**design/flow/config.mk**
```make
export PLATFORM = sky130hd
export DESIGN_NAME = armreduced
export DESIGN_NICKNAME = armreduced
export VERILOG_FILES = /design/flow/design.v
export SDC_FILE = /design/flow/constraint.sdc
export NUM_CORES = 4
export LEC_CHECK = 0
export CAP_MARGIN = 20
export CELL_PAD_IN_SITES_GLOBAL_PLACEMENT = 1
export CORE_MARGIN = 6
export CORE_UTILIZATION = 18
export CTS_CLUSTER_SIZE = 47
export MAX_ROUTING_LAYER = met4
export MIN_ROUTING_LAYER = met1
export PLACE_DENSITY_LB_ADDON = 0.26
export SLEW_MARGIN = 5
export TNS_END_PERCENT = 40
```
**design/flow/constraint.sdc**
```tcl
create_clock -name core_clock -period 10.6 [get_ports {clk}]
set_input_delay 2.1200 -clock core_clock [delete_from_list [all_inputs] [get_ports {clk}]]
set_output_delay 2.1200 -clock core_clock [all_outputs]
set_load 0.01 [all_outputs]
```
**design/flow/design.v**
```verilog
module ExtendMUX(
	 input[23:0] in,
	 input[1:0] ImmSrc,
	 output reg[31:0] ExtImm
	 );
	integer i;
	always @ (*)
	begin
		case(ImmSrc)
		2'b00:  
		begin
			ExtImm[7:0] = in[7:0];
			for(i=8;i<32;i=i+1)
				ExtImm[i] = in[7];
		end
		2'b01: 
		begin
			ExtImm[11:0] = in[11:0];
			for(i=12;i<32;i=i+1)
				ExtImm[i] = 'b0;
		end
		2'b10:  
		begin
			ExtImm[1:0] = 2'b00;
			ExtImm[25:2] = in[23:0];
			for(i=26;i<32;i=i+1)
				ExtImm[i] = in[23];
		end
		default:
			ExtImm = 'h00000000;
		endcase
	end
endmodule
module RegisterFile(
	input clk,
	input reset,
	input we,
	input RegSrcW,
	input[1:0] RegSrc,
	input[3:0] addr1,
	input[3:0] addr2,
	input[3:0] addr3,
	input[3:0] waddr,
	input[31:0] wdata,
	input[31:0] pcin,
	output reg[31:0] data1,
	output reg[31:0] data2,
	output reg[31:0] data3,
	output[31:0] pcout
	);
	reg[31:0] registers[15:0];
	integer idx;
	assign pcout = registers[15] + 32'd4;
	always @ (negedge clk)
	begin
		if (reset)
		begin
			for(idx=0; idx<=15; idx=idx+1) begin
				registers[idx] <= 'h00000000;
			end
		end
		else
		  begin
			if(we)
					registers[waddr] <= wdata;
		    if (RegSrcW == 1'b1) registers[15] <= pcin;
			else if (waddr != 4'b1111)
			    registers[15] <= pcin;	
		end
	end
	always @ (posedge clk)
	begin
		if (reset)
		begin
			data1 <= 'h00000000;
			data2 <= 'h00000000;
		end
		else
	    begin
			if (addr1 == 15) begin
				data1 <= registers[15] +32'd8;
			end
			else begin
				if(RegSrc[0] != 1'b1)
					data1 <= registers[addr1];
				else
					data1 <= registers[15] + 32'd8;
			end
			if (addr2 == 15) begin
				data2 <= registers[15] + 32'd8;
			end
			else
			begin
					data2 <= registers[addr2];
			end
			if (addr3 == 15) begin
				data3 <= registers[15] + 32'd8;
			end
			else begin
				data3 <= registers[addr3];
			end
		end
	end
endmodule
module armreduced(
	input clk,
	input reset,
	output[31:0] pc,
	input[31:0] inst,
	input nIRQ,
	output[3:0] be,
	output[31:0] memaddr,
	output memwrite,
	output memread,
	output[31:0] writedata,
	input[31:0] readdata
	);
	wire PCSrcD, PCSrcE, PCSrcM, PCSrcW;
	wire RegWriteD, RegWriteE, RegWriteM, RegWriteW;
	wire MemtoRegD, MemtoRegE, MemtoRegM, MemtoRegW;
	wire MemWriteD, MemWriteE, MemWriteM;
	wire [3:0] ALUControlD, ALUControlE;
	wire BranchD, BranchE, BranchTakenE;
	wire ALUSrcD, ALUSrcE;
	wire FlagWriteD, FlagWriteE;
	wire [1:0] ImmSrcD;
	wire [1:0] RegSrcD;
	wire [3:0] condE;
	wire condEx;
	wire [3:0] NZCV, FlagsE;
	wire newPCSrcE, newRegWriteE, newMemWriteE;
	wire [3:0] ALUFlags;
	wire InvalidRegD, InvalidRegE;
	wire StallF, StallD;
	wire FlushD, FlushE;
	wire FlushCtrlD;
	wire [1:0] ForwardAE, ForwardBE;
	wire[31:0] PCPlus4F, PCBranch;
	wire[31:0] NextPC;
	wire [31:0] PCF;
	wire [31:0] ResultW;
	assign be = 4'b1111;
	assign PCBranch = ALUResultE;
	assign NextPC = (BranchTakenE == 1'b1) ? PCBranch : (PCSrcW == 1'b1) ? ResultW : PCPlus4F;
	RegisterWBIF _RegisterWBIF(.clk(clk), .en(~StallF), .PC(NextPC), .PCF(PCF), .reset(reset));
	wire [31:0] instF;
	wire [31:0] instD;
	assign pc = PCF;
	assign PCPlus4F = PCF + 32'd4;
	RegisterIFID _RegisterIFID(.instF(inst), .clk(clk), .clr(FlushD), .en(~StallD), .instD(instD), .reset(reset));
	wire [1:0] OpcodeD;
	wire [3:0] ReadAddr1, ReadAddr2, WriteAddr, WA3D;
	wire [31:0] ReadData1, ReadData2, ReadData3;
	assign OpcodeD = instD[27:26];
	assign ReadAddr1 = instD[19:16];
	assign ReadAddr2 = (RegSrcD[1] == 1'b0) ? instD[3:0] : instD[15:12];
	assign WA3D = instD[15:12];
	ctrlSig _ctrlSig(.op(OpcodeD), .funct(instD[25:20]), .ALUOp(ALUControlD), .ImmSrc(ImmSrcD), .RegSrc(RegSrcD),  
		.PCSrc(PCSrcD), .RegWrite(RegWriteD), .MemWrite(MemWriteD), .MemtoReg(MemtoRegD), 
		.ALUSrc(ALUSrcD), .Svalue(FlagWriteD), .Branch(BranchD), .InvalidReg(InvalidRegD));
	wire newPCSrcD;
	assign newPCSrcD = (instD[15:12] == 4'b1111 && instD[24:21] == 4'b1101) ? 1'b1 : 1'b0;
	wire[31:0] pcoutD, pcoutE, pcoutM, pcoutW;	
	RegisterFile _RegisterFile(.clk(clk), .reset(reset), .we(RegWriteW), .RegSrcW(RegSrcW), .RegSrc(RegSrcD), 
		.addr1(ReadAddr1), .addr2(ReadAddr2), .addr3(WA3D), .waddr(WA3W), .wdata(ResultW), .pcin(PCF), 
		.data1(ReadData1), .data2(ReadData2), .data3(ReadData3), .pcout(pcoutD));
    wire IsReadAddr1_ValidD; 
    wire IsReadAddr2_ValidD;  
    assign IsReadAddr1_ValidD = ((instD[25:21] == 4'b1101 && OpcodeD == 2'b00) || BranchD)?  1'b0 : 1'b1;
    assign IsReadAddr2_ValidD = ( RegSrcD[1] == 1'b0 || (OpcodeD == 2'b01 && instD[20] == 1'b1 ) || (instD[25:21] ==4'b1101 &&
    OpcodeD == 2'b00)) ? 1'b1 : 1'b0;
	wire [31:0] ExtImmD;
	ExtendMUX _ExtendMUX(.in(instD[23:0]), .ImmSrc(ImmSrcD), .ExtImm(ExtImmD));
    wire RegSrcE;
	wire [1:0] OpcodeE;
    wire [3:0] ReadAddr1E, ReadAddr2E;
    wire [31:0] ReadData1E, ReadData2E;
    wire [3:0] WA3E, newWA3E;
    wire [31:0] ExtImmE;
	RegisterIDEXE _RegisterIDEXE(.ReadAddr1D(ReadAddr1), .ReadAddr2D(ReadAddr2), .OpcodeD(OpcodeD),
		.PCSrcD(newPCSrcD), .RegWriteD(RegWriteD), .MemtoRegD(MemtoRegD), .MemWriteD(MemWriteD),
        .ALUControlD(ALUControlD),.BranchD(BranchD),.ALUSrcD(ALUSrcD),.FlagWriteD(FlagWriteD),
		.CondD(instD[31:28]),.FlagsD(NZCV), .RegSrcD(RegSrcD[0]),
		.ReadData1D(ReadData1), .ReadData2D(ReadData2), .WriteAddress3D(WA3D),
		.ExtImmD(ExtImmD), .IsReadAddr1_ValidD(IsReadAddr1_ValidD), .IsReadAddr2_ValidD(IsReadAddr2_ValidD),
		.pcoutD(pcoutD), .clk(clk), .clr(FlushE), .reset(reset), .flushCtrlSig(FlushCtrlD),
        .ReadAddr1E(ReadAddr1E), .ReadAddr2E(ReadAddr2E), .OpcodeE(OpcodeE),
		.PCSrcE(PCSrcE),.RegWriteE(RegWriteE), .MemtoRegE(MemtoRegE),.MemWriteE(MemWriteE),
		.ALUControlE(ALUControlE),.BranchE(BranchE),.ALUSrcE(ALUSrcE), .FlagWriteE(FlagWriteE),
		.condE(condE),.FlagsE(FlagsE), .RegSrcE(RegSrcE),
		.ReadData1E(ReadData1E),.ReadData2E(ReadData2E),.WriteAddress3E(WA3E),
		.ExtImmE(ExtImmE), .IsReadAddr1_ValidE(IsReadAddr1_ValidE), .IsReadAddr2_ValidE(IsReadAddr2_ValidE), .pcoutE(pcoutE)
    );
	wire [31:0] WriteDataE, ALUResultE;
    wire [31:0] SrcAE,SrcBE; 
    wire IsReadAddr1_ValidE, IsReadAddr2_ValidE;
    assign  newWA3E = (BranchTakenE) ? 4'd14 : WA3E;
    assign SrcAE = (ForwardAE == 2'b00) ? ReadData1E : (ForwardAE == 2'b01) ? ResultW : ALUOutM;
    assign WriteDataE = (ForwardBE == 2'b00) ? ReadData2E :(ForwardBE == 2'b01) ? ResultW : ALUOutM;
    assign SrcBE = (ALUSrcE == 1'b0) ? WriteDataE : ExtImmE;
    ALU32bit _ALU32bit (.SrcA(SrcAE), .SrcB(SrcBE), .ALUOp(ALUControlE), .ALUResult(ALUResultE), .ALUFlags(ALUFlags));
	conditionUnit _conditionUnit(.FlagWriteE(FlagWriteE), .condE(condE), .FlagsE(FlagsE), .ALUFlags(ALUFlags), 
		.NZCV(NZCV), .condEx(condEx));
	assign BranchTakenE = BranchE & condEx;
    assign newPCSrcE = PCSrcE & condEx;
    assign newRegWriteE = RegWriteE & condEx;
    assign newMemWriteE = MemWriteE & condEx;
	wire [3:0] WA3M;
    wire [31:0] WriteDataM;
    wire [31:0] ALUOutM;
    wire RegSrcM;
    wire BranchTakenM, BranchTakenW;
    RegisterEXEMEM _RegisterEXEMEM(
		.PCSrcE(newPCSrcE),.RegWriteE(newRegWriteE),.MemtoRegE(MemtoRegE),.MemWriteE(newMemWriteE),
        .clk(clk), .reset(reset),
		.ALUResultE(ALUResultE),.WriteDataE(WriteDataE),.WA3E(newWA3E), .RegSrcE(RegSrcE), .pcoutE(pcoutE), .BranchTakenE(BranchTakenE), 
        .PCSrcM(PCSrcM), .RegWriteM(RegWriteM), .MemtoRegM(MemtoRegM), .MemWriteM(MemWriteM), 
        .WriteDataM(WriteDataM),.ALUOutM(ALUOutM), .WA3M(WA3M), .RegSrcM(RegSrcM), .pcoutM(pcoutM), .BranchTakenM(BranchTakenM));
	assign memaddr = ALUOutM;
    assign memread = 1'b1;  
    assign memwrite = MemWriteM;
    assign writedata = WriteDataM;
	wire [31:0] ReadDataW, ALUOutW;
	wire [3:0] WA3W;
	wire RegSrcW;
	RegisterMEMWB _RegisterMEMWB(
		.clk(clk),
		.reset(reset),
		.PCSrcM(PCSrcM),
		.RegWriteM(RegWriteM),
		.MemtoRegM(MemtoRegM),
		.ALUOutM(ALUOutM),
		.ReadDataM(readdata),
		.WA3M(WA3M),
		.RegSrcM(RegSrcM),
		.pcoutM(pcoutM),
		.BranchTakenM(BranchTakenM),
		.PCSrcW(PCSrcW),
		.RegWriteW(RegWriteW),
		.MemtoRegW(MemtoRegW),
		.ReadDataW(ReadDataW),
		.ALUOutW(ALUOutW),
		.WA3W(WA3W),
		.RegSrcW(RegSrcW),
		.pcoutW(pcoutW),
		.BranchTakenW(BranchTakenW));
	assign ResultW = (BranchTakenW) ? pcoutW : (MemtoRegW == 1'b1) ? ReadDataW : ALUOutW;
	StallforControlHazard _StallforControlHazard(.newPCSrcE(newPCSrcE), .PCSrcM(PCSrcM), .PCSrcW(PCSrcW), 
	 .BranchTakenE(BranchTakenE), .FlushD(FlushD), .FlushE(FlushE));
    StallforDataHazard _StallforDataHazard(
		.ReadRegister1(ReadAddr1), .ReadRegister2(ReadAddr2),.WriteRegisterE(WA3E),
		.OpcodeE(OpcodeE), .RegWriteE(RegWriteE), .BranchTakenE(BranchTakenE),
		.StallF(StallF),.StallD(StallD),.FlushCtrlD(FlushCtrlD), .IsReadAddr1_ValidE(IsReadAddr1_ValidE),
		.WriteRegisterW(WA3W), .RegWriteW(RegWriteW));
	ForwardforDataHazard _ForwardforDataHazard(
    	.ReadAddr1E(ReadAddr1E), .ReadAddr2E(ReadAddr2E),
		.WriteAddrM(WA3M),.regWriteM(RegWriteM),
    	.WriteAddrW(WA3W), .regWriteW(RegWriteW), 
		.ForwardAE(ForwardAE), .ForwardBE(ForwardBE),
		.IsReadAddr1_ValidE(IsReadAddr1_ValidE), 
        .IsReadAddr2_ValidE(IsReadAddr2_ValidE) 
		);
endmodule
module RegisterIFID(
    input [31:0] instF,
    input clk,
    input clr,
    input en,
    input reset,
    output reg [31:0] instD
);
    always @(negedge clk) begin
        if (clr)
            instD <= 32'd0;
        else if (reset)
            instD <= 32'd0;
        else if (en)
            instD <= instF;
        else 
            instD <= instD;
    end
endmodule
module RegisterIDEXE(
    input [3:0]ReadAddr1D,
    input [3:0]ReadAddr2D,
    input [1:0]OpcodeD,
    input PCSrcD,
    input RegWriteD,
    input MemtoRegD,
    input MemWriteD,
    input [3:0] ALUControlD,
    input BranchD,
    input ALUSrcD,
    input FlagWriteD,
    input [3:0] CondD,
    input [3:0] FlagsD,
    input RegSrcD,
    input [31:0] ReadData1D,
    input [31:0] ReadData2D,
    input [3:0] WriteAddress3D,
    input [31:0] ExtImmD,
    input flushCtrlSig,
    input InvalidRegD,
    input IsReadAddr1_ValidD,
    input IsReadAddr2_ValidD,
    input [31:0]pcoutD,
    input clk,
    input clr,
    input reset,
    output reg [3:0] ReadAddr1E,
    output reg [3:0] ReadAddr2E,
    output reg [1:0] OpcodeE,
    output reg PCSrcE,
    output reg RegWriteE,
    output reg MemtoRegE,
    output reg MemWriteE,
    output reg [3:0] ALUControlE,
    output reg BranchE,
    output reg ALUSrcE,
    output reg FlagWriteE,
    output reg [3:0] condE,
    output reg [3:0] FlagsE,
    output reg RegSrcE,
    output reg [31:0] ReadData1E,
    output reg [31:0] ReadData2E,
    output reg [3:0] WriteAddress3E,
    output reg [31:0] ExtImmE,
    output reg InvalidRegE,
    output reg IsReadAddr1_ValidE,
    output reg IsReadAddr2_ValidE,
    output reg [31:0] pcoutE
);
    always @(negedge clk) begin
        if (clr) begin
            ReadAddr1E <= 4'b0;
            ReadAddr2E <= 4'b0;
            OpcodeE <= 2'b0;
            PCSrcE <= 1'b0;
            RegWriteE <= 1'b0;
            MemtoRegE <= 1'b0;
            MemWriteE <= 1'b0;
            ALUControlE <= 4'b0000;
            BranchE <= 1'b0;
            ALUSrcE <= 1'b0;
            FlagWriteE <= 1'b0;
            condE <= 4'b0;
            RegSrcE <= 1'b0;
            ReadData1E <= 32'b0;
            ReadData2E <= 32'b0;
            WriteAddress3E <= 4'b0;
            ExtImmE <= 32'b0;
            InvalidRegE <= 1'b0;
            IsReadAddr1_ValidE <= 1'b0; 
            IsReadAddr2_ValidE <= 1'b0;
            pcoutE <= 32'b0;
            FlagsE <= 4'b0000;
        end
        else if (reset) begin
            ReadAddr1E <= 4'b0;
            ReadAddr2E <= 4'b0;
            OpcodeE <= 2'b0;
            PCSrcE <= 1'b0;
            RegWriteE <= 1'b0;
            MemtoRegE <= 1'b0;
            MemWriteE <= 1'b0;
            ALUControlE <= 4'b0000;
            BranchE <= 1'b0;
            ALUSrcE <= 1'b0;
            FlagWriteE <= 1'b0;
            condE <= 4'b0;
            RegSrcE <= 1'b0;
            FlagsE <= 4'b0;
            ReadData1E <= 32'b0;
            ReadData2E <= 32'b0;
            WriteAddress3E <= 4'b0;
            ExtImmE <= 32'b0;
            InvalidRegE <= 1'b0;
            IsReadAddr1_ValidE <= 1'b0; 
            IsReadAddr2_ValidE <= 1'b0;
            pcoutE <= 32'b0;
            FlagsE <= 4'b0000;
		end
        else begin
            if (flushCtrlSig == 1'b1) begin
                PCSrcE <= 1'b0;
                RegWriteE <= 1'b0;
                MemtoRegE <= 1'b0;
                MemWriteE <= 1'b0;
                ALUControlE <= 4'b0000;
                BranchE <= 1'b0;
                ALUSrcE <= 1'b0;
                FlagWriteE <= 1'b0;
                condE <= 4'b0;     
                RegSrcE <= 1'b0;
                InvalidRegE <= 1'b0;   
                IsReadAddr1_ValidE <= 1'b0; 
                IsReadAddr2_ValidE <= 1'b0;
            end
            else begin
                PCSrcE <= PCSrcD;
                RegWriteE <= RegWriteD;
                MemtoRegE <= MemtoRegD;
                MemWriteE <= MemWriteD;
                ALUControlE <= ALUControlD;
                BranchE <= BranchD;
                ALUSrcE <= ALUSrcD;
                FlagWriteE <= FlagWriteD;
                condE <= CondD;
                RegSrcE <= RegSrcD;
                InvalidRegE <= InvalidRegD;
                IsReadAddr1_ValidE <= IsReadAddr1_ValidD; 
                IsReadAddr2_ValidE <= IsReadAddr2_ValidD; 
            end
            ReadAddr1E <= ReadAddr1D;
            ReadAddr2E <= ReadAddr2D;
            OpcodeE <= OpcodeD;
            ReadData1E <= ReadData1D;
            ReadData2E <= ReadData2D;
            WriteAddress3E <= WriteAddress3D;
            ExtImmE <= ExtImmD;
            pcoutE <= pcoutD;
            FlagsE <= FlagsD;
        end
    end
endmodule
module RegisterEXEMEM(
   input PCSrcE,
   input RegWriteE,
   input MemtoRegE,
   input MemWriteE,
   input clk,
   input reset,
   input [31:0] ALUResultE,
   input [31:0] WriteDataE,
   input [3:0] WA3E,
   input RegSrcE,
   input [31:0]pcoutE,
   input BranchTakenE,
   output reg PCSrcM,
   output reg RegWriteM,
   output reg MemtoRegM,
   output reg MemWriteM,
   output reg [3:0] WA3M,
   output reg [31:0] WriteDataM,
   output reg [31:0] ALUOutM,
   output reg RegSrcM,
   output reg [31:0]pcoutM,
   output reg BranchTakenM
   );
   always @ (negedge clk) begin
      if (reset) begin
            PCSrcM <= 1'b0;
            RegWriteM <= 1'b0;
            MemtoRegM <= 1'b0;
            MemWriteM <= 1'b0;
            WA3M <= 4'b0;
            ALUOutM <= 32'b0;
            WriteDataM <= 32'b0;
            RegSrcM <= 1'b0;
            pcoutM <= 32'b0;
            BranchTakenM <= 1'b0;
      end
      else
            PCSrcM <= PCSrcE;
            RegWriteM <= RegWriteE;
            MemtoRegM <= MemtoRegE;
            MemWriteM <= MemWriteE;
            WA3M <= WA3E;
            ALUOutM <= ALUResultE;
            WriteDataM <= WriteDataE;
            RegSrcM <= RegSrcE;
            pcoutM <= pcoutE;
            BranchTakenM <= BranchTakenE;
      end
endmodule
module RegisterMEMWB(
   input clk,
   input reset,
   input PCSrcM,
   input RegWriteM,
   input MemtoRegM,
   input [31:0] ALUOutM,
   input [31:0] ReadDataM,
   input [3:0] WA3M,
   input RegSrcM,
   input [31:0]pcoutM,
   input BranchTakenM,
   output reg PCSrcW,
   output reg RegWriteW,
   output reg MemtoRegW,
   output reg [31:0]ReadDataW,
   output reg [31:0] ALUOutW,
   output reg [3:0] WA3W,
   output reg RegSrcW,
   output reg [31:0]pcoutW,
   output reg BranchTakenW
);
 always @ (negedge clk) begin
      if (reset) begin
            PCSrcW <= 1'b0;
            RegWriteW <= 1'b0;
            MemtoRegW <= 1'b0;
            ReadDataW <= 32'b0;
            ALUOutW <= 32'b0;
            WA3W <= 4'b0;
            RegSrcW <= 1'b0;
            pcoutW <= 32'b0;
            BranchTakenW <= 1'b0;
      end
      else
           PCSrcW <= PCSrcM;
           RegWriteW <= RegWriteM;
           MemtoRegW <= MemtoRegM;
           ReadDataW <= ReadDataM;
           ALUOutW <= ALUOutM;
           WA3W <= WA3M;
           RegSrcW <= RegSrcM;
           pcoutW <= pcoutM;
           BranchTakenW <= BranchTakenM;
      end
endmodule
module RegisterWBIF(
    input clk,
    input en,
    input [31:0] PC,
    input reset,
    output reg [31:0] PCF
);
    always @(negedge clk) begin
		if (reset)
			PCF <= 'h00000000;
        else if (en)
            PCF <= PC;
        else
            PCF <= PCF;
    end
endmodule
module StallforControlHazard(
    input newPCSrcE,
    input PCSrcM,
    input PCSrcW,
    input BranchTakenE,
    output reg FlushD,
    output reg FlushE
);
  always @(*) begin
    if (BranchTakenE == 1'b1) begin
       FlushD = 1'b1;
       FlushE = 1'b1;
    end
    else if (newPCSrcE == 1'b1 || PCSrcM == 1'b1 || PCSrcW == 1'b1) begin
       FlushD = 1'b1;
       FlushE = 1'b1;
    end
    else begin
       FlushD = 1'b0;
       FlushE = 1'b0;
    end
  end
endmodule
module StallforDataHazard(
    input [3:0] ReadRegister1,
    input [3:0] ReadRegister2,
    input [3:0] WriteRegisterE,
    input [3:0] WriteRegisterW,
    input [1:0] OpcodeE,
    input RegWriteE,
    input RegWriteW,
    input BranchTakenE,
    input IsReadAddr1_ValidE,
    output reg StallF,
    output reg StallD,
    output reg FlushCtrlD
);
    always @(*) begin
        if (RegWriteE == 1'b1 && OpcodeE == 2'b01 && (WriteRegisterE == ReadRegister1 || WriteRegisterE == ReadRegister2
    )) begin  
                StallF = 1;  
                StallD = 1;
                FlushCtrlD = 1;
          end
        else if (BranchTakenE == 1'b0 && RegWriteW == 1'b1 && (WriteRegisterW == ReadRegister1 || WriteRegisterW == ReadRegister2))
           begin StallF = 1; StallD = 1; FlushCtrlD = 1;
           end
        else begin
            StallF = 0;
            StallD = 0;
            FlushCtrlD = 0;
        end
    end
endmodule
module ForwardforDataHazard(
    input [3:0] ReadAddr1E,
    input [3:0] ReadAddr2E,
    input InvalidRegE,  
    input [3:0] WriteAddrM,
    input regWriteM,
    input [3:0] WriteAddrW,
    input regWriteW,
    input IsReadAddr1_ValidE, 
    input IsReadAddr2_ValidE, 
    output reg [1:0] ForwardAE,
    output reg [1:0] ForwardBE
);
    wire match1EM;
    wire match1EW;
    wire match2EM;
    wire match2EW;
    assign match1EM = (ReadAddr1E == WriteAddrM) ? 1'b1 : 1'b0;
    assign match1EW = (ReadAddr1E == WriteAddrW) ? 1'b1 : 1'b0;
    assign match2EM = (ReadAddr2E == WriteAddrM) ? 1'b1 : 1'b0;
    assign match2EW = (ReadAddr2E == WriteAddrW) ? 1'b1 : 1'b0;
    always @(*) begin
        begin
            if (match1EM && regWriteM)
                ForwardAE = 2'b10;
            else if (match1EW && regWriteW)
                ForwardAE = 2'b01;
            else
                ForwardAE = 2'b00;
        end
        begin
            if (match2EM && regWriteM)
                ForwardBE = 2'b10;
            else if (match2EW && regWriteW)
                ForwardBE = 2'b01;
            else
                ForwardBE = 2'b00;
        end
    end
endmodule
module ctrlSig(
	input [1:0] op,
	input [5:0] funct,
	output reg [3:0] ALUOp,
	output reg [1:0] ImmSrc,
	output reg [1:0] RegSrc,
	output reg PCSrc,
	output reg RegWrite,
	output reg MemWrite,
	output reg MemtoReg,
	output reg ALUSrc,
	output reg Svalue,
	output reg Branch,
	output reg InvalidReg
	);
	wire [3:0] cmd = funct[4:1];
	wire cmpOnly = (cmd[3:2] == 2'b10);
	always @ (*)
	begin
		ALUOp = 4'b0100;
		ImmSrc = 2'b00;
		RegSrc = 2'b00;
		PCSrc = 1'b0;
		RegWrite = 1'b0;
		MemWrite = 1'b0;
		MemtoReg = 1'b0;
		ALUSrc = 1'b0;
		Svalue = 1'b0;
		Branch = 1'b0;
		InvalidReg = 1'b0;
		case(op)
		2'b00:  
		begin
			ALUOp = cmd;
			ImmSrc = 2'b00;
			ALUSrc = funct[5];
			RegWrite = ~cmpOnly;
			Svalue = funct[0] | cmpOnly;
		end
		2'b01:  
		begin
			ALUOp = funct[3] ? 4'b0100 : 4'b0010;
			ImmSrc = 2'b01;
			ALUSrc = 1'b1;
			RegWrite = funct[0];
			MemtoReg = funct[0];
			MemWrite = ~funct[0];
			RegSrc = {~funct[0], 1'b0};
		end
		2'b10:  
		begin
			ALUOp = 4'b0100;
			ImmSrc = 2'b10;
			ALUSrc = 1'b1;
			RegSrc = 2'b01;
			Branch = 1'b1;
			RegWrite = funct[4];
		end
		default: ;
		endcase
	end
endmodule
module ALU32bit(
	input [31:0] SrcA,
	input [31:0] SrcB,
	input [3:0] ALUOp,
	output reg [31:0] ALUResult,
	output [3:0] ALUFlags
	);
	reg [32:0] sum;
	reg arith;
	reg [31:0] opA, opB;
	always @ (*)
	begin
		arith = 1'b0;
		opA = SrcA;
		opB = SrcB;
		sum = 33'd0;
		case(ALUOp)
		4'b0000, 4'b1000: ALUResult = SrcA & SrcB;        
		4'b0001, 4'b1001: ALUResult = SrcA ^ SrcB;        
		4'b0010, 4'b0110, 4'b1010:                        
		begin
			arith = 1'b1;
			opB = ~SrcB;
			sum = {1'b0, SrcA} + {1'b0, ~SrcB} + 33'd1;
			ALUResult = sum[31:0];
		end
		4'b0011, 4'b0111:                                 
		begin
			arith = 1'b1;
			opA = SrcB;
			opB = ~SrcA;
			sum = {1'b0, SrcB} + {1'b0, ~SrcA} + 33'd1;
			ALUResult = sum[31:0];
		end
		4'b0100, 4'b0101, 4'b1011:                        
		begin
			arith = 1'b1;
			sum = {1'b0, SrcA} + {1'b0, SrcB};
			ALUResult = sum[31:0];
		end
		4'b1100: ALUResult = SrcA | SrcB;                 
		4'b1101: ALUResult = SrcB;                        
		4'b1110: ALUResult = SrcA & ~SrcB;                
		default: ALUResult = ~SrcB;                       
		endcase
	end
	assign ALUFlags[3] = ALUResult[31];
	assign ALUFlags[2] = (ALUResult == 32'd0);
	assign ALUFlags[1] = arith & sum[32];
	assign ALUFlags[0] = arith & (opA[31] == opB[31]) & (ALUResult[31] != opA[31]);
endmodule
module conditionUnit(
	input FlagWriteE,
	input [3:0] condE,
	input [3:0] FlagsE,
	input [3:0] ALUFlags,
	output [3:0] NZCV,
	output reg condEx
	);
	wire N = FlagsE[3];
	wire Z = FlagsE[2];
	wire C = FlagsE[1];
	wire V = FlagsE[0];
	always @ (*)
	begin
		case(condE)
		4'b0000: condEx = Z;                  
		4'b0001: condEx = ~Z;                 
		4'b0010: condEx = C;                  
		4'b0011: condEx = ~C;                 
		4'b0100: condEx = N;                  
		4'b0101: condEx = ~N;                 
		4'b0110: condEx = V;                  
		4'b0111: condEx = ~V;                 
		4'b1000: condEx = C & ~Z;             
		4'b1001: condEx = ~C | Z;             
		4'b1010: condEx = (N == V);           
		4'b1011: condEx = (N != V);           
		4'b1100: condEx = ~Z & (N == V);      
		4'b1101: condEx = Z | (N != V);       
		default: condEx = 1'b1;               
		endcase
	end
	assign NZCV = (FlagWriteE & condEx) ? ALUFlags : FlagsE;
endmodule
```
**design/flow/run.sh**
```bash
#!/bin/bash
# the make line also repeats each setting of config.mk as NAME=value (left out here)
make -C /OpenROAD-flow-scripts/flow DESIGN_CONFIG=/design/flow/config.mk WORK_HOME=/design/flow/orfs CLKGATE_MAP_FILE= finish
```
==> results.toml, run 1 <==
# flow metrics
[run_status]
status = "complete, no violations"

[grt]
grt_max_degree = 83
global_route_wire_length_before_repair_um = 354000
grt_pass1_vias = 47900
track_usage = 0.161
number_of_antenna_violations_at_the_first_check_in_global_routing = 21
globalRoute.totalOverflow = 0

[yosys]
ys_cells = 5502
compound_area_frac = 0.141
yosysTopAreaCell = "edfxtp_1"
synth_chip_area_um2 = 53100
synth-seq-area-share = 0.478
synth.distinct_cells = 112
async_reset_ff_frac = 0
xor_area_frac = 0.0211
synth.area.top_cells = "edfxtp_1 (29%), dfxtp_1 (19%), mux4_2 (7.4%)"
post-synth-top-area-fraction = 0.290
adder_share = 0.0353
ys_sh_simple = 0.185
flop_cell = "edfxtp_1"
synth.mux.area_fraction = 0.0956
syn_area_per_cell_um2 = 9.64
synth_cells = 5502
enable_flop_cells = 512
ys.warnings.count = 13
synth.cells.most_frequent = "nor2_1 (794), nand2_1 (793), edfxtp_1 (512)"
main_logic_family_after_synthesis = "simple AND/OR/NAND/NOR gates"
post_synth_instance_area_um2 = 53100
ys_ff = 1010
most_common_cell = "nor2_1"

[power_and_ir_drop]
p_switching_uw = 5230
dominant_power_group = "clock"
power_combinational_uw = 3220
power_uw = 13700
power_per_cell_area_nw_per_um2 = 202
p_leak_uw = 0.0275
portion_of_total_power_attributed_to_combinational_logic = 0.236
pwr.group.sequential_uw = 4620
power_frac_seq = 0.339
internal_power_uw = 8420
vdd_ir_drop_max_mv = 0.177
switching_fraction_of_total_power = 0.383
power_clock_uw = 5800
clkPwrFrac = 0.425

[min_path]
worst_hold_path.num_cells = 0
hold_path.class = "reg -> reg"
worst_hold_startpoint = "_RegisterEXEMEM.pcoutM[23]"
hold-path-endpoint = "_RegisterMEMWB.pcoutW[23]"

[cts]
clockBufferDepth = 3
clk_pin_slew_worst_paths_ps = 40
cts_resized = 0
cts.sinks = 1010
cts_tree = "done"
total_number_of_h_tree_levels = 4
ctsRootBufferMaster = "clkbuf_16"
cts_post_setup_buffers_inserted = 0
tritoncts.num_buffers = 134
clock_latency_ps = 780
cts_hold_repair.buffers = 0

[final_timing]
finalSetupViolCount = 0
report.final.slew_viol_count = 0
rsz_0062_raised_after_global_routing = "no"
hold_viol_final = 0
fin_worst_skew_ps = 49.7
final.setup.tns_ps = 0
post-route-worst-setup-slack_ps = 912
max_slew_margin = 0.245
timing_worst_slew_pin_value_ps = 1120

[placement]
place_hpwl_um = 182000
place_congestion = 0.889
post_place_instance_area_um2 = 59800
dp_slack_ps = 1080
io_buffers = 162

[route]
number_of_vias_after_detailed_routing = 47800
route.detailed.drc = 0
drt-total-wl_um = 252000
firstDrtPassIters = 6
drt_iter0_markers = 3959
avgRoutedWirePerCell_um = 24.0
vias_per_cell = 4.55
antenna_left = 0

[floorplan]
chip_area_um2 = 308000
io-pin-count = 169
die_w_um = 555
fp.coreArea_um2 = 292000
placementRows = 198
core_util_floorplan = 0.182
die_h_um = 555

[setup_path]
timing.critical_path.required_ps = 8480
largest_delay_contributor_family_on_the_critical_path = "buffers and inverters"
critical_path.max_fanout = 5
startpoint_of_the_worst_register_to_register_path = "_RegisterIFID.instD[27]"
critical_path_cell_by_cell = "clkdlybuf4s50_1"
crit_start = "_RegisterWBIF.PCF[11]"
critical-path-max-stage-delay_ps = 970
timing.critical_path.to = "pc[11]"
timing.reg2reg.setup_slack_ps = 1030
cp.buffers_inverters = 1
cp_slowest_cell = "clkdlybuf4s50_1"
worstSetupPathDepth = 1
reg2regPathDepth = 14
start_kind = "register"
arrival_ps = 7570
criticalPathCategory = "reg -> out"
reg2reg_to = "_RegisterFile.data2[17]"
critical_path.endpoint_type = "primary output"

[flow_run]
log.warning_count = 1082
cap_viol_max_count = 0

[final_layout]
finalInstanceArea_um2 = 67700
design.final.nets = 6720
finished_core_util = 0.232
syn2layout_area_growth_pct = 27.5
-- per-layer routing --
| layer | share of wire | GRT usage | routed length [um] | vias to the layer above |
|---|---|---|---|---|
| li1 | - | - | - | 21800 |
| met1 | 0.45 | 0.209 | 114000 | 24000 |
| met2 | 0.46 | 0.249 | 116000 | 1752 |
| met3 | 0.058 | 0.0345 | 14500 | 297 |
| met4 | 0.027 | 0.0570 | 6870 | 0 |
| met5 | 0 | - | 0 | - |
-- area by class of cell --
class | instances | area [um^2]
clock inverters | 1032 | 4260
repair buffers | 361 | 3460
clock buffers | 146 | 3510
inverters | 141 | 532
multi-input cells | 3911 | 25600
fillers | 31800 | 224000
flip-flops and latches | 1010 | 25400
diodes | 7 | 17.5
well taps | 3900 | 4880
-- stage by stage --
| step | instances | hold slack [ps] |
|---|---|---|
| 2_1_floorplan | 5506 | 310 |
| 3_3_place_gp | 9320 | 313 |
| 3_5_place_dp | 9321 | 312 |
| 4_1_cts | 10500 | 308 |
| 5_1_grt | 10500 | 309 |
| 6_report | 10500 | 306 |
==> run 2, diff against run 1 <==
CELL_PAD_IN_SITES_DETAIL_PLACEMENT = 0   (was not set)
CELL_PAD_IN_SITES_GLOBAL_PLACEMENT = 0   (was 1)
CORE_ASPECT_RATIO = 0.5   (was not set)
CORE_MARGIN = 2   (was 6)
CORE_UTILIZATION = 60   (was 18)
CTS_CLUSTER_DIAMETER = 291   (was not set)
CTS_CLUSTER_SIZE = not set   (was 47)
MAX_ROUTING_LAYER = not set   (was met4)
MIN_ROUTING_LAYER = not set   (was met1)
PLACE_DENSITY_LB_ADDON = 0.04   (was 0.26)
SETUP_SLACK_MARGIN = 1.71   (was not set)
SLEW_MARGIN = 30   (was 5)
TNS_END_PERCENT = not set   (was 40)
clock period = 9.63 ns   (was 10.6 ns; I/O delays follow)
==> results.toml, run 2 <==
# flow metrics
[floorplan]
fp.coreArea_um2 = 88000
core_util_floorplan = 0.603
chip_area_um2 = 91000
placementRows = 77
die_w_um = 425
die_h_um = 214
io-pin-count = 169

[power_and_ir_drop]
vdd_ir_drop_max_mv = 0.167
pwr.group.sequential_uw = 5060
p_switching_uw = 5500
power_frac_seq = 0.358
power_per_cell_area_nw_per_um2 = 220
power_combinational_uw = 3420
power_clock_uw = 5670
internal_power_uw = 8660
p_leak_uw = 0.0277
switching_fraction_of_total_power = 0.388
clkPwrFrac = 0.401
dominant_power_group = "clock"
portion_of_total_power_attributed_to_combinational_logic = 0.242

[route]
number_of_vias_after_detailed_routing = 51200
avgRoutedWirePerCell_um = 27.0
drt_iter0_markers = 8985
firstDrtPassIters = 9
vias_per_cell = 6.58
route.detailed.drc = 0
antenna_left = 0
drt-total-wl_um = 210000

[final_layout]
filler_cell_count = 6326
syn2layout_area_growth_pct = 21.1
design.final.nets = 6720

[final_timing]
holdWs_ps = 299
rsz_0062_raised_after_global_routing = "yes"
finalSetupViolCount = 0
final.setup.tns_ps = 0
max_slew_margin = 0.253
hold_viol_final = 0
timing_worst_slew_pin_value_ps = 1110
fin_worst_skew_ps = 62.1
report.final.slew_viol_count = 0

[yosys]
flop_cell = "edfxtp_1"
async_reset_ff_frac = 0
synth_chip_area_um2 = 53100
synth.mux.area_fraction = 0.0956
post-synth-top-area-fraction = 0.290
ys_sh_simple = 0.185
yosysTopAreaCell = "edfxtp_1"
compound_area_frac = 0.141
synth_cells = 5502
synth-seq-area-share = 0.478
ys.warnings.count = 13
ys_cells = 5502
synth.area.top_cells = "edfxtp_1 (29%), dfxtp_1 (19%), mux4_2 (7.4%)"
xor_area_frac = 0.0211
synth.cells.most_frequent = "nor2_1 (794), nand2_1 (793), edfxtp_1 (512)"
most_common_cell = "nor2_1"
adder_share = 0.0353
syn_area_per_cell_um2 = 9.64
enable_flop_cells = 512
main_logic_family_after_synthesis = "simple AND/OR/NAND/NOR gates"
synth.distinct_cells = 112
ys_ff = 1010
post_synth_instance_area_um2 = 53100

[setup_path]
critical_path_cell_by_cell = "buf_4, nor3_2, nand2_1, nand2b_4"
critical_path.endpoint_type = "register"
timing.critical_path.to = "_RegisterFile.registers[10][1]"
arrival_ps = 3560
cp_slowest_cell = "nor3_2"
start_kind = "input pin"
timing.critical_path.required_ps = 5160
timing.reg2reg.setup_slack_ps = 1720
worstSetupPathDepth = 4
crit_start = "reset"
reg2regPathDepth = 15
startpoint_of_the_worst_register_to_register_path = "_RegisterIFID.instD[27]"
criticalPathCategory = "in -> reg"
critical-path-max-stage-delay_ps = 540
cp.buffers_inverters = 1
critical_path.max_fanout = 16
reg2reg_to = "_RegisterFile.data2[5]"
largest_delay_contributor_family_on_the_critical_path = "simple AND/OR/NAND/NOR gates"

[min_path]
hold-path-endpoint = "_RegisterEXEMEM.pcoutM[10]"
hold_path.class = "reg -> reg"
worst_hold_startpoint = "_RegisterIDEXE.pcoutE[10]"
worst_hold_path.num_cells = 0

[grt]
grt_pass1_vias = 49700
global_route_wire_length_before_repair_um = 301000
globalRoute.totalOverflow = 0
number_of_antenna_violations_at_the_first_check_in_global_routing = 12
grt_max_degree = 111
track_usage = 0.443

[flow_run]
cap_viol_max_count = 0
log.warning_count = 1089

[placement]
place_congestion = 0.975
place_hpwl_um = 131000
io_buffers = 162

[cts]
cts.sinks = 1010
tritoncts.num_buffers = 93
clockBufferDepth = 3
clk_pin_slew_worst_paths_ps = 50
ctsRootBufferMaster = "clkbuf_16"
clock_latency_ps = 750
total_number_of_h_tree_levels = 3
cts_tree = "done"

[run_status]
status = "complete, no violations"
-- run 2: metrics by stage --
step	util	total power (uW)	worst slack [ps]	instances	instance area, um^2
after global routing	0.731	14700	1640	7772	64300
after detailed placement	0.637	8720	812	6546	56000
after global placement	0.637	8680	912	6546	56000
after floorplan	-	7460	1540	5506	53300
final	0.731	14200	1600	7774	64300
after CTS	0.723	13900	1670	7734	63600
-- run 2: layout make-up --
type / instances / area [um^2] / area share
Multi-Input combinational cell: 3915 / 26100 / 0.406
Sequential cell: 1010 / 25600 / 0.398
Clock inverter: 1021 / 4380 / 0.0681
Timing Repair Buffer: 398 / 3820 / 0.0594
Clock buffer: 98 / 2380 / 0.0370
Tap cell: 1185 / 1480 / 0.0231
Inverter: 141 / 532 / 0.00827
Antenna cell: 6 / 15.0 / 0.000234
-- run 2: per-layer routing --
| metal | vias up | GRT usage | wire length [um] |
|---|---|---|---|
| met4 | 12 | 0.211 | 9490 |
| li1 | 21800 | - | - |
| met5 | - | 0.0125 | 235 |
| met2 | 4481 | 0.631 | 88800 |
| met1 | 24100 | 0.587 | 76300 |
| met3 | 786 | 0.179 | 35300 |
-- run 2: timing repair --
item,in CTS,in global routing
endpoints found under the hold margin,0,0
endpoints found under the setup margin,148,187
gates cloned,3,9
buffers inserted,67,25
pin swaps,4,7
hold buffers,0,0
gates resized,616,55
==> run 3, diff against run 2 <==
ABC_AREA = 0   (was not set)
CAP_MARGIN = 25   (was 20)
CELL_PAD_IN_SITES_DETAIL_PLACEMENT = 2   (was 0)
CELL_PAD_IN_SITES_GLOBAL_PLACEMENT = 3   (was 0)
CORE_ASPECT_RATIO = 1.24   (was 0.5)
CORE_UTILIZATION = 24   (was 60)
CTS_CLUSTER_DIAMETER = 61   (was 291)
CTS_CLUSTER_SIZE = 88   (was not set)
HOLD_SLACK_MARGIN = 0.15   (was not set)
MAX_ROUTING_LAYER = met5   (was not set)
MIN_ROUTING_LAYER = met2   (was not set)
PLACE_DENSITY = 0.74   (was not set)
PLACE_DENSITY_LB_ADDON = not set   (was 0.04)
SETUP_SLACK_MARGIN = -0.44   (was 1.71)
SLEW_MARGIN = 25   (was 30)
TNS_END_PERCENT = 70   (was not set)
clock period = 24.6 ns   (was 9.63 ns; I/O delays follow)
==> results.toml, run 3 <==
# flow metrics
[final_timing]
max_slew_margin = 0.198
holdWs_ps = 299
rsz_0062_raised_after_global_routing = "no"
finalSetupViolCount = 0
final.setup.tns_ps = 0
hold_viol_final = 0
fin_worst_skew_ps = 57.8
report.final.slew_viol_count = 0
timing_worst_slew_pin_value_ps = 1190

[floorplan]
core_util_floorplan = 0.241
die_h_um = 528
die_w_um = 426
fp.coreArea_um2 = 220000
chip_area_um2 = 225000
placementRows = 192
io-pin-count = 169

[placement]
io_buffers = 162
place_hpwl_um = 179000
place_congestion = 0.962
post_place_instance_area_um2 = 57900

[cts]
total_number_of_h_tree_levels = 3
tritoncts.num_buffers = 88
clockBufferDepth = 3
ctsRootBufferMaster = "clkbuf_16"
cts_post_setup_buffers_inserted = 0
cts_hold_repair.buffers = 0
cts_resized = 0
clock_latency_ps = 780
cts_tree = "done"
clk_pin_slew_worst_paths_ps = 30
cts.sinks = 1010

[yosys]
synth.cells.most_frequent = "nor2_1 (794), nand2_1 (793), edfxtp_1 (512)"
synth.area.top_cells = "edfxtp_1 (29%), dfxtp_1 (19%), mux4_2 (7.4%)"
synth_cells = 5502
synth.distinct_cells = 112
synth.mux.area_fraction = 0.0956
syn_area_per_cell_um2 = 9.64
ys_sh_simple = 0.185
xor_area_frac = 0.0211
compound_area_frac = 0.141
async_reset_ff_frac = 0
adder_share = 0.0353
most_common_cell = "nor2_1"
post-synth-top-area-fraction = 0.290
ys_cells = 5502
synth-seq-area-share = 0.478
main_logic_family_after_synthesis = "simple AND/OR/NAND/NOR gates"
ys.warnings.count = 13
flop_cell = "edfxtp_1"
ys_ff = 1010
synth_chip_area_um2 = 53100
yosysTopAreaCell = "edfxtp_1"
post_synth_instance_area_um2 = 53100
enable_flop_cells = 512

[setup_path]
timing.reg2reg.setup_slack_ps = 6690
critical_path.max_fanout = 33
cp_slowest_cell = "nor3_1"
critical-path-max-stage-delay_ps = 850
reg2regPathDepth = 13
worstSetupPathDepth = 5
largest_delay_contributor_family_on_the_critical_path = "simple AND/OR/NAND/NOR gates"
cp.buffers_inverters = 2
critical_path_cell_by_cell = "buf_4, nor3_1, nand2_2, buf_4, nand2b_4"
startpoint_of_the_worst_register_to_register_path = "_RegisterIFID.instD[27]"
crit_start = "reset"
critical_path.endpoint_type = "register"
arrival_ps = 7700
timing.critical_path.to = "_RegisterFile.registers[6][27]"
timing.critical_path.required_ps = 12670
reg2reg_to = "_RegisterFile.data2[21]"
start_kind = "input pin"
critical_path.most_common_cell = "buf_4"
criticalPathCategory = "in -> reg"

[final_layout]
filler_cell_count = 24400
syn2layout_area_growth_pct = 22.3
design.final.nets = 6614
finalInstanceArea_um2 = 64900

[route]
vias_per_cell = 7.02
avgRoutedWirePerCell_um = 28.0
drt_iter0_markers = 12600
firstDrtPassIters = 9
route.detailed.drc = 0
number_of_vias_after_detailed_routing = 66000
drt-total-wl_um = 264000
antenna_left = 0

[grt]
global_route_wire_length_before_repair_um = 375000
globalRoute.totalOverflow = 0
track_usage = 0.343
grt_pass1_vias = 76400
grt_max_degree = 84
number_of_antenna_violations_at_the_first_check_in_global_routing = 1

[power_and_ir_drop]
clkPwrFrac = 0.405
p_switching_uw = 2410
switching_fraction_of_total_power = 0.421
dominant_power_group = "clock"
portion_of_total_power_attributed_to_combinational_logic = 0.244
p_leak_uw = 0.0266
power_frac_seq = 0.351
power_uw = 5720
vdd_ir_drop_max_mv = 0.0500
pwr.group.sequential_uw = 2010
power_clock_uw = 2310
power_combinational_uw = 1390
power_per_cell_area_nw_per_um2 = 88.1
internal_power_uw = 3310

[run_status]
status = "complete, no violations"

[min_path]
hold-path-endpoint = "_RegisterEXEMEM.pcoutM[11]"
worst_hold_path.num_cells = 0
hold_path.class = "reg -> reg"
worst_hold_startpoint = "_RegisterIDEXE.pcoutE[11]"

[flow_run]
cap_viol_max_count = 0
log.warning_count = 1082
[run 3: metal layers]
layer  vias to the layer above  wire [um]  GRT usage  share of wire
li1                      21400          -          -              -
met1                     21700          0          -              0
met2                     20500     137000      0.430           0.52
met3                      2324      99900      0.414           0.38
met4                        79      24000     0.0906          0.091
met5                         -       2690      0.106          0.010
[run 3: area by class of cell]
type                    count  area [um^2]  area share
multi-input cells        3911        25800       0.398
flip-flops and latches   1010        25400       0.391
clock inverters          1021         4590      0.0708
well taps                2910         3640      0.0561
repair buffers            301         2660      0.0410
clock buffers              90         2250      0.0347
inverters                 141          532     0.00820
diodes                     18         45.0    0.000694
[run 3: through the flow]
| stage | util | worst slack [ps] | std cells |
|---|---|---|---|
| floorplan | - | 5300 | 5506 |
| global placement | 0.263 | 4260 | 8274 |
| detailed placement | 0.263 | 4430 | 8274 |
| CTS | 0.294 | 5140 | 9384 |
| global route | 0.294 | 4930 | 9384 |
| finish | 0.295 | 4970 | 9402 |
==> run 4, diff against run 3 <==
ABC_AREA = not set   (was 0)
CAP_MARGIN = 20   (was 25)
CELL_PAD_IN_SITES_DETAIL_PLACEMENT = not set   (was 2)
CELL_PAD_IN_SITES_GLOBAL_PLACEMENT = not set   (was 3)
CORE_ASPECT_RATIO = not set   (was 1.24)
CORE_UTILIZATION = 40   (was 24)
CTS_CLUSTER_DIAMETER = not set   (was 61)
CTS_CLUSTER_SIZE = not set   (was 88)
HOLD_SLACK_MARGIN = not set   (was 0.15)
MAX_ROUTING_LAYER = not set   (was met5)
MIN_ROUTING_LAYER = not set   (was met2)
PLACE_DENSITY = not set   (was 0.74)
SETUP_SLACK_MARGIN = 1.21   (was -0.44)
SLEW_MARGIN = 20   (was 25)
TNS_END_PERCENT = not set   (was 70)
clock period = 16.9 ns   (was 24.6 ns; I/O delays follow)
==> results.toml, run 4 <==
# flow metrics
[final_timing]
max_slew_margin = 0.163
rsz_0062_raised_after_global_routing = "no"
report.final.slew_viol_count = 0
holdWs_ps = 312
timing_worst_slew_pin_value_ps = 1250
hold_viol_final = 0
finalSetupViolCount = 0
post-route-worst-setup-slack_ps = 2950
final.setup.tns_ps = 0
fin_worst_skew_ps = 46.6

[power_and_ir_drop]
portion_of_total_power_attributed_to_combinational_logic = 0.220
vdd_ir_drop_max_mv = 0.0974
power_frac_seq = 0.362
switching_fraction_of_total_power = 0.379
p_switching_uw = 3040
power_uw = 8030
power_clock_uw = 3360
pwr.group.sequential_uw = 2910
power_combinational_uw = 1770
dominant_power_group = "clock"
p_leak_uw = 0.0267
clkPwrFrac = 0.418
power_per_cell_area_nw_per_um2 = 127
internal_power_uw = 4990

[floorplan]
chip_area_um2 = 136000
die_h_um = 368
io-pin-count = 169
die_w_um = 368
core_util_floorplan = 0.403
placementRows = 133
fp.coreArea_um2 = 132000

[yosys]
ys_cells = 5502
adder_share = 0.0353
compound_area_frac = 0.141
synth.area.top_cells = "edfxtp_1 (29%), dfxtp_1 (19%), mux4_2 (7.4%)"
synth-seq-area-share = 0.478
ys_sh_simple = 0.185
synth_chip_area_um2 = 53100
most_common_cell = "nor2_1"
enable_flop_cells = 512
post-synth-top-area-fraction = 0.290
ys.warnings.count = 13
synth.distinct_cells = 112
synth_cells = 5502
xor_area_frac = 0.0211
async_reset_ff_frac = 0
flop_cell = "edfxtp_1"
post_synth_instance_area_um2 = 53100
yosysTopAreaCell = "edfxtp_1"
main_logic_family_after_synthesis = "simple AND/OR/NAND/NOR gates"
synth.mux.area_fraction = 0.0956
syn_area_per_cell_um2 = 9.64
synth.cells.most_frequent = "nor2_1 (794), nand2_1 (793), edfxtp_1 (512)"
ys_ff = 1010

[min_path]
worst_hold_path.num_cells = 0
hold-path-endpoint = "_RegisterMEMWB.pcoutW[2]"
hold_path.class = "reg -> reg"
worst_hold_startpoint = "_RegisterEXEMEM.pcoutM[2]"

[setup_path]
critical-path-max-stage-delay_ps = 760
reg2reg_to = "_RegisterFile.data2[19]"
timing.critical_path.required_ps = 13520
crit_start = "_RegisterWBIF.PCF[4]"
startpoint_of_the_worst_register_to_register_path = "_RegisterIFID.instD[27]"
cp_slowest_cell = "clkdlybuf4s50_1"
timing.reg2reg.setup_slack_ps = 4020
criticalPathCategory = "reg -> out"
cp.buffers_inverters = 1
worstSetupPathDepth = 1
arrival_ps = 10570
critical_path.max_fanout = 10
reg2regPathDepth = 14
start_kind = "register"
critical_path_cell_by_cell = "clkdlybuf4s50_1"
timing.critical_path.to = "pc[4]"
critical_path.endpoint_type = "primary output"
largest_delay_contributor_family_on_the_critical_path = "buffers and inverters"

[flow_run]
log.warning_count = 1091
cap_viol_max_count = 0

[grt]
global_route_wire_length_before_repair_um = 293000
track_usage = 0.287
number_of_antenna_violations_at_the_first_check_in_global_routing = 4
grt_pass1_vias = 46900
grt_max_degree = 136
globalRoute.totalOverflow = 0

[placement]
io_buffers = 162
place_hpwl_um = 138000
dp_slack_ps = 2310
place_congestion = 0.973

[route]
drt-total-wl_um = 200000
antenna_left = 0
firstDrtPassIters = 6
drt_iter0_markers = 5600
route.detailed.drc = 0
vias_per_cell = 5.76
number_of_vias_after_detailed_routing = 47500
avgRoutedWirePerCell_um = 24.2

[cts]
clockBufferDepth = 3
tritoncts.num_buffers = 112
clock_latency_ps = 750
cts_post_setup_buffers_inserted = 0
cts_tree = "done"
cts_hold_repair.buffers = 0
total_number_of_h_tree_levels = 3
cts_resized = 0
clk_pin_slew_worst_paths_ps = 50
cts.sinks = 1010
ctsRootBufferMaster = "clkbuf_16"

[final_layout]
syn2layout_area_growth_pct = 19.5
design.final.nets = 6609
finished_core_util = 0.482

[run_status]
status = "complete, no violations"
==> run 4: per-layer routing <==
| metal | part of all wire | track usage |
|---|---|---|
| met1 | 0.40 | 0.365 |
| met3 | 0.090 | 0.0641 |
| met2 | 0.46 | 0.448 |
| met5 | 0.00014 | 0 |
| met4 | 0.050 | 0.167 |
==> run 4: final cells by class <==
class / instances / area [um^2]
inverter: 141 / 532
sequential: 1010 / 25400
timing repair buffer: 272 / 2490
fill: 12300 / 68200
clock buffer: 114 / 2830
tap: 1755 / 2200
clock inverter: 1040 / 4390
multi-input combinational: 3911 / 25600
antenna: 4 / 10.0
==> run 4: per-stage QoR <==
step | instance area [um^2] | instances
2_1_floorplan | 53100 | 5506
3_3_place_gp | 56200 | 7089
3_5_place_dp | 56200 | 7090
4_1_cts | 63400 | 8243
5_1_grt | 63400 | 8243
6_report | 63400 | 8247
==> run 5, diff against run 4 <==
CELL_PAD_IN_SITES_DETAIL_PLACEMENT = 0   (was not set)
CELL_PAD_IN_SITES_GLOBAL_PLACEMENT = 0   (was not set)
CORE_ASPECT_RATIO = 0.5   (was not set)
CORE_UTILIZATION = 70   (was 40)
CTS_CLUSTER_DIAMETER = 291   (was not set)
CTS_CLUSTER_SIZE = 15   (was not set)
PLACE_DENSITY_LB_ADDON = 0.04   (was not set)
SETUP_SLACK_MARGIN = 1.71   (was 1.21)
SLEW_MARGIN = 30   (was 20)
clock period = 9.4 ns   (was 16.9 ns; I/O delays follow)
==> results.toml, run 5 <==
# generated from flow reports
[yosys]
synth.area.top_cells = "edfxtp_1 (29%), dfxtp_1 (19%), mux4_2 (7.4%)"
post-synth-top-area-fraction = 0.290
async_reset_ff_frac = 0
adder_share = 0.0353
syn_area_per_cell_um2 = 9.64
ys.warnings.count = 13
enable_flop_cells = 512
ys_cells = 5502
main_logic_family_after_synthesis = "simple AND/OR/NAND/NOR gates"
ys_sh_simple = 0.185
synth.mux.area_fraction = 0.0956
most_common_cell = "nor2_1"
synth-seq-area-share = 0.478
compound_area_frac = 0.141
synth_cells = 5502
synth.distinct_cells = 112
flop_cell = "edfxtp_1"
post_synth_instance_area_um2 = 53100
ys_ff = 1010
yosysTopAreaCell = "edfxtp_1"
xor_area_frac = 0.0211
synth.cells.most_frequent = "nor2_1 (794), nand2_1 (793), edfxtp_1 (512)"
synth_chip_area_um2 = 53100

[cts]
clockBufferDepth = 3
cts_hold_repair.buffers = 0
tritoncts.num_buffers = 77
ctsRootBufferMaster = "clkbuf_16"
total_number_of_h_tree_levels = 3
cts.sinks = 1010

[run_status]
stop_stage = "global routing"
first_error = "[ERROR GRT-0232] Routing congestion too high. Check the congestion heatmap in the GUI."
status = "stopped before the end"

[placement]
place_hpwl_um = 129000
io_buffers = 162
post_place_instance_area_um2 = 55800
place_congestion = 1.01

[floorplan]
fp.coreArea_um2 = 75100
chip_area_um2 = 78100
die_w_um = 393
placementRows = 71
core_util_floorplan = 0.707
die_h_um = 199
io-pin-count = 169

[grt]
track_usage = 0.823
globalRoute.totalOverflow = 300
## run 5: stage by stage
step / cells / worst slack [ps]
2_1_floorplan: 5506 / 1470
3_3_place_gp: 6376 / 811
3_5_place_dp: 6378 / 728
4_1_cts: 7528 / 1620
## run 5: routing by layer
layer | overflow | GRT usage
met1 | 46 | 0.814
met2 | 111 | 0.941
met3 | 51 | 0.749
met4 | 86 | 0.754
met5 | 6 | 0.679
## run 5: repair_timing
item                       in CTS
gates resized                 691
setup endpoints to repair     397
gates cloned                   18
setup buffers                  87
pin swaps                      15
==> run 6, diff against run 5 <==
CELL_PAD_IN_SITES_DETAIL_PLACEMENT = not set   (was 0)
CELL_PAD_IN_SITES_GLOBAL_PLACEMENT = not set   (was 0)
CORE_ASPECT_RATIO = not set   (was 0.5)
CORE_UTILIZATION = 72   (was 70)
CTS_CLUSTER_DIAMETER = not set   (was 291)
CTS_CLUSTER_SIZE = 41   (was 15)
PLACE_DENSITY = 0.65   (was not set)
PLACE_DENSITY_LB_ADDON = not set   (was 0.04)
SETUP_SLACK_MARGIN = not set   (was 1.71)
SLEW_MARGIN = 20   (was 30)
clock period = 16.7 ns   (was 9.4 ns; I/O delays follow)
==> results.toml, run 6 <==
# generated from flow reports
[yosys]
ys.warnings.count = 13
synth.mux.area_fraction = 0.0956
synth.cells.most_frequent = "nor2_1 (794), nand2_1 (793), edfxtp_1 (512)"
compound_area_frac = 0.141
ys_sh_simple = 0.185
xor_area_frac = 0.0211
ys_ff = 1010
synth_cells = 5502
main_logic_family_after_synthesis = "simple AND/OR/NAND/NOR gates"
async_reset_ff_frac = 0
ys_cells = 5502
synth_chip_area_um2 = 53100
post-synth-top-area-fraction = 0.290
synth-seq-area-share = 0.478
yosysTopAreaCell = "edfxtp_1"
enable_flop_cells = 512
syn_area_per_cell_um2 = 9.64
adder_share = 0.0353
post_synth_instance_area_um2 = 53100
most_common_cell = "nor2_1"
synth.area.top_cells = "edfxtp_1 (29%), dfxtp_1 (19%), mux4_2 (7.4%)"
synth.distinct_cells = 112
flop_cell = "edfxtp_1"

[placement]
dp_slack_ps = 2290
place_hpwl_um = 126000
io_buffers = 162
post_place_instance_area_um2 = 55100
place_congestion = 1.05
placed_cells_incl_taps = 6291

[cts]
cts.sinks = 1010
ctsRootBufferMaster = "clkbuf_16"
clockBufferDepth = 3
cts_hold_repair.buffers = 0
cts_post_setup_buffers_inserted = 0
tritoncts.num_buffers = 105
cts_resized = 0
total_number_of_h_tree_levels = 3

[floorplan]
die_w_um = 275
core_util_floorplan = 0.727
die_h_um = 275
io-pin-count = 169
fp.coreArea_um2 = 73000
chip_area_um2 = 75900
placementRows = 99

[run_status]
status = "stopped before the end"
stop_stage = "global routing"
run 6: per-stage QoR:
step | utilization | hold slack (ps)
detailed placement | 0.756 | 312
global placement | 0.756 | 310
floorplan | - | 310
CTS | 0.854 | 305
==> run 7, diff against run 6 <==
CORE_UTILIZATION = 59   (was 72)
CTS_CLUSTER_SIZE = not set   (was 41)
MAX_ROUTING_LAYER = met4   (was not set)
PLACE_DENSITY = not set   (was 0.65)
SETUP_SLACK_MARGIN = 1.72   (was not set)
clock period = 9.41 ns   (was 16.7 ns; I/O delays follow)
==> results.toml, run 7 <==
# flow metrics
[final_timing]
achievable-frequency_ghz = 0.128
finalSetupViolCount = 0
hold_viol_final = 0
report.final.slew_viol_count = 0
timing_worst_slew_pin_value_ps = 1200
holdWs_ps = 310
final.setup.tns_ps = 0
rsz_0062_raised_after_global_routing = "yes"
fin_worst_skew_ps = 103
max_slew_margin = 0.200
finalCriticalPeriod_ps = 7920
period_used_share = 0.841
post-route-worst-setup-slack_ps = 1490

[route]
antenna_left = 0
firstDrtPassIters = 6
route.detailed.drc = 0
avgRoutedWirePerCell_um = 28.6
drt_iter0_markers = 8498
number_of_vias_after_detailed_routing = 51800
vias_per_cell = 6.62
drt-total-wl_um = 224000

[placement]
place_congestion = 1.04
place_hpwl_um = 135000
dp_slack_ps = 459
io_buffers = 162
post_place_instance_area_um2 = 56000
placed_cells_incl_taps = 6528

[power_and_ir_drop]
power_combinational_uw = 3710
internal_power_uw = 9280
pwr.group.sequential_uw = 5200
switching_fraction_of_total_power = 0.390
power_frac_seq = 0.342
p_switching_uw = 5920
portion_of_total_power_attributed_to_combinational_logic = 0.244
vdd_ir_drop_max_mv = 0.225
clkPwrFrac = 0.413
power_per_cell_area_nw_per_um2 = 231
p_leak_uw = 0.0284
dominant_power_group = "clock"
power_clock_uw = 6280

[yosys]
compound_area_frac = 0.141
synth.area.top_cells = "edfxtp_1 (29%), dfxtp_1 (19%), mux4_2 (7.4%)"
enable_flop_cells = 512
post-synth-top-area-fraction = 0.290
flop_cell = "edfxtp_1"
synth.distinct_cells = 112
async_reset_ff_frac = 0
adder_share = 0.0353
ys_sh_simple = 0.185
ys.warnings.count = 13
synth.mux.area_fraction = 0.0956
xor_area_frac = 0.0211
ys_ff = 1010
main_logic_family_after_synthesis = "simple AND/OR/NAND/NOR gates"
synth.cells.most_frequent = "nor2_1 (794), nand2_1 (793), edfxtp_1 (512)"
most_common_cell = "nor2_1"
syn_area_per_cell_um2 = 9.64
synth_cells = 5502
post_synth_instance_area_um2 = 53100
ys_cells = 5502
synth_chip_area_um2 = 53100
yosysTopAreaCell = "edfxtp_1"
synth-seq-area-share = 0.478

[grt]
grt_max_degree = 78
grt_pass1_vias = 50300
number_of_antenna_violations_at_the_first_check_in_global_routing = 8
track_usage = 0.471
global_route_wire_length_before_repair_um = 315000
globalRoute.totalOverflow = 0

[setup_path]
critical_path.max_fanout = 3
arrival_ps = 3850
largest_delay_contributor_family_on_the_critical_path = "simple AND/OR/NAND/NOR gates"
critical-path-max-stage-delay_ps = 490
timing.reg2reg.setup_slack_ps = 1570
cp.buffers_inverters = 1
timing.critical_path.required_ps = 5340
crit_start = "reset"
timing.critical_path.to = "_RegisterIDEXE.FlagsE[2]"
criticalPathCategory = "in -> reg"
reg2reg_to = "_RegisterIDEXE.FlagsE[2]"
startpoint_of_the_worst_register_to_register_path = "_RegisterMEMWB.WA3W[0]"
worstSetupPathDepth = 8
reg2regPathDepth = 22
start_kind = "input pin"
critical_path_cell_by_cell = "buf_16, nor3_4, o21ai_4, nor2_2, or4b_4, nor4bb_4, nand4_1, nand2_1"
cp_slowest_cell = "or4b_4"
critical_path.endpoint_type = "register"

[min_path]
worst_hold_path.num_cells = 0
hold_path.class = "reg -> reg"
hold-path-endpoint = "_RegisterMEMWB.pcoutW[27]"
worst_hold_startpoint = "_RegisterEXEMEM.pcoutM[27]"

[flow_run]
log.warning_count = 1087
cap_viol_max_count = 0

[cts]
cts_tree = "done"
tritoncts.num_buffers = 107
ctsRootBufferMaster = "clkbuf_16"
cts.sinks = 1010
clk_pin_slew_worst_paths_ps = 40
clockBufferDepth = 3
clock_latency_ps = 780
total_number_of_h_tree_levels = 3

[final_layout]
syn2layout_area_growth_pct = 24.1
layout.area.seq_um2 = 25600
filler_cell_count = 6127
finalInstanceArea_um2 = 65800
design.final.nets = 6777
final-instance-count-excl-fill = 7830
logic_area_um2 = 26400

[floorplan]
fp.coreArea_um2 = 88800
io-pin-count = 169
placementRows = 109
die_h_um = 304
core_util_floorplan = 0.598
chip_area_um2 = 92300
die_w_um = 304

[run_status]
status = "complete, no violations"
-- run 7: final cells by class --
class / instances / share of cell area
Inverter: 141 / 0.00817
Timing Repair Buffer: 434 / 0.0684
Clock buffer: 119 / 0.0436
Clock inverter: 1028 / 0.0669
Tap cell: 1165 / 0.0221
Antenna cell: 11 / 0.000418
Sequential cell: 1010 / 0.389
Multi-Input combinational cell: 3922 / 0.401
-- run 7: metrics by stage --
step | power [uW] | util
after floorplan | 7630 | -
after global placement | 8990 | 0.630
after detailed placement | 9010 | 0.630
after CTS | 14800 | 0.730
after global routing | 15700 | 0.741
final | 15200 | 0.742
-- run 7: per-layer routing --
| metal | global-route usage | vias up | share of wire |
|---|---|---|---|
| met1 | 0.554 | 24200 | 0.34 |
| met2 | 0.706 | 4527 | 0.44 |
| li1 | - | 21900 | - |
| met3 | 0.128 | 1237 | 0.13 |
| met5 | - | - | 0 |
| met4 | 0.327 | 0 | 0.088 |
-- run 7: what timing repair did --
item / 4_1_cts / 5_1_grt
endpoints found under the hold margin: 0 / 0
buffers inserted: 87 / 29
gates resized: 668 / 117
endpoints found under the setup margin: 184 / 279
hold buffers: 0 / 0
pin swaps: 13 / 27
cloned: 17 / 12
Power figures rest on the tool's default switching activity, not on a simulated workload.
